job 4427:
// atan
module atan
(
    input                       clk         ,
    input                       rst_n       ,
    input                       trig        ,
    output                      vld         ,
    input       signed  [16:0]  para_in     ,
    output  reg signed  [11:0]  atany            
);
clock: 6.0 ns
lec_check: 0
abc_area: 0
cap_margin: 20
core_aspect_ratio: 0.5
core_margin: 2
core_utilization: 40
cts_cluster_diameter: 208
cts_cluster_size: 99
gpl_routability_driven: 0
hold_slack_margin: -0.07
place_density_lb_addon: 0.3
slew_margin: 20
tns_end_percent: 20
run.sh (not shown) runs the stock make flow with config.mk's settings and CLKGATE_MAP_FILE=.
Job 4427 went all the way through synthesis, placement and routing and the layout is clean on timing, DRC and antenna.
What job 5279 does differently from job 4427 at the input level:
- swapping 40 for 65 in CORE_UTILIZATION
- clearing CORE_ASPECT_RATIO, which used to be 0.5
- swapping -0.07 for -0.1 in HOLD_SLACK_MARGIN
- Looking at post-detailed-route wirelength per cell, job 5279 sits above job 4427.
- Relative to job 4427, sequential portion of the cell area has increased by 0.26 points in job 5279.
- Of job 4427 and job 5279, job 4427 shows the higher area overhead of the layout relative to synthesis, with job 5279 below it.
- Changes observed in job 5279 relative to job 4427: die area fell 38%, layout clock buffer count rose 3.
- | wire length of the first global-routing pass | job 5279 vs job 4427 | about 7% lower |
- The global routing usage summed across all routing layers in job 5279 was higher than what job 4427 gave.
- On job 5279: routed metal-1 wirelength is about 15% lower than what job 4427 gave.
For job 300, these inputs were changed with respect to job 5279:
- an added SETUP_SLACK_MARGIN of -0.29
- a change of TNS_END_PERCENT from 20 to 15
- a change of PLACE_DENSITY_LB_ADDON from 0.3 to 0.29
- a change of CORE_UTILIZATION from 65 to 39
- a change of CTS_CLUSTER_DIAMETER from 208 to 210
- an added CELL_PAD_IN_SITES_GLOBAL_PLACEMENT of 3
- an added CORE_ASPECT_RATIO of 0.5
- a change of HOLD_SLACK_MARGIN from -0.1 to 0.28
==> results <==
Setup slack in job 300 is smaller than in job 5279.
Per the comparison of job 300 with job 5279, relative slew slack up 2.9 points, final clock period utilization by the worst path saw an increase.
Looking only at total via count after detailed routing, and setting everything else aside, the higher value of job 300 and job 5279 goes to job 5279.
Summary: with job 5279 as the reference, cell count in job 300 moved up by more than 10%.
Relative to job 5279, the timing-limited maximum frequency measured on job 300 has decreased by a few percent.
### job 300 -> job 6686
- CELL_PAD_IN_SITES_GLOBAL_PLACEMENT removed (was 3)
- ABC_AREA changed from 0 to 1
- PLACE_DENSITY_LB_ADDON removed (was 0.29)
- GPL_ROUTABILITY_DRIVEN removed (was 0)
- CTS_CLUSTER_SIZE removed (was 99)
- CORE_UTILIZATION changed from 39 to 68
- HOLD_SLACK_MARGIN removed (was 0.28)
- SETUP_SLACK_MARGIN removed (was -0.29)
- CTS_CLUSTER_DIAMETER removed (was 210)
- CORE_ASPECT_RATIO removed (was 0.5)
- the clock period (ns, I/O delays scaled along) changed from 6.0 to 4.83
--- outcome ---
Sort job 6686 and job 300 by part of the Yosys area used for sequential elements, ascending, and job 6686 comes first. Comparing maximum clock frequency for job 6686 and job 300, the smaller number came from job 300. Looking only at worst hold slack, and setting everything else aside, the lower value of job 6686 and job 300 goes to job 6686. Measured against each other, job 6686 and job 300 differ in headroom to the max-slew limit, the lower figure coming from job 6686. Job 300 -> job 6686: area taken by flip-flops and latches flat. Delta (job 6686 minus job 300): shortest period the worst path allows lower, fraction of area in multi-input gates lower.
The inputs of job 1241 differ from those of job 6686 as listed below.
- putting SETUP_SLACK_MARGIN at 1.28 where nothing was set
- clearing ABC_AREA, which used to be 1
- clearing TNS_END_PERCENT, which used to be 15
- swapping 4.83 for 4.48 in the clock period (ns, I/O delays scaled along)
--- outcome ---
- Job 1241: it failed with a tool error in global routing (5_1_grt), so there are no final results.
- Going from job 6686 to job 1241, synthesized cell count -425; share of synthesized cell area in full adder, half adder and majority cells went up by 0.41 points; synthesized area went down 4.0%; placement row count now sits lower.
[inputs] job 9980 vs job 1241
- setting PLACE_DENSITY to 0.35 for the first time
- setting CTS_CLUSTER_SIZE to 49 for the first time
- changing SETUP_SLACK_MARGIN from 1.28 to 0.88
- setting CTS_CLUSTER_DIAMETER to 57 for the first time
- changing CORE_UTILIZATION from 68 to 70
- setting ABC_AREA to 1 for the first time
- changing the clock period (ns, I/O delays scaled along) from 4.48 to 3.1
## What came out
- Job 9980 did not finish: a tool error stopped it during detailed placement (3_5_place_dp).
- Against job 1241, job 9980 reports a simple-gate share of the synthesized area that is higher.
- Compared job 9980 vs job 1241, and adder and majority gate portion of the synthesized area is down in job 9980.
- Taking job 1241 as the reference, in job 9980 synthesized chip area reported by yosys increased 4.2%; synthesized cell count increased 31%; die height increased about 0.6%.
- Sequential cell area fraction in the yosys report (lower): job 9980
- In the reports for job 1241 and job 9980, the larger compound-gate portion of the synthesized area belongs to job 1241.
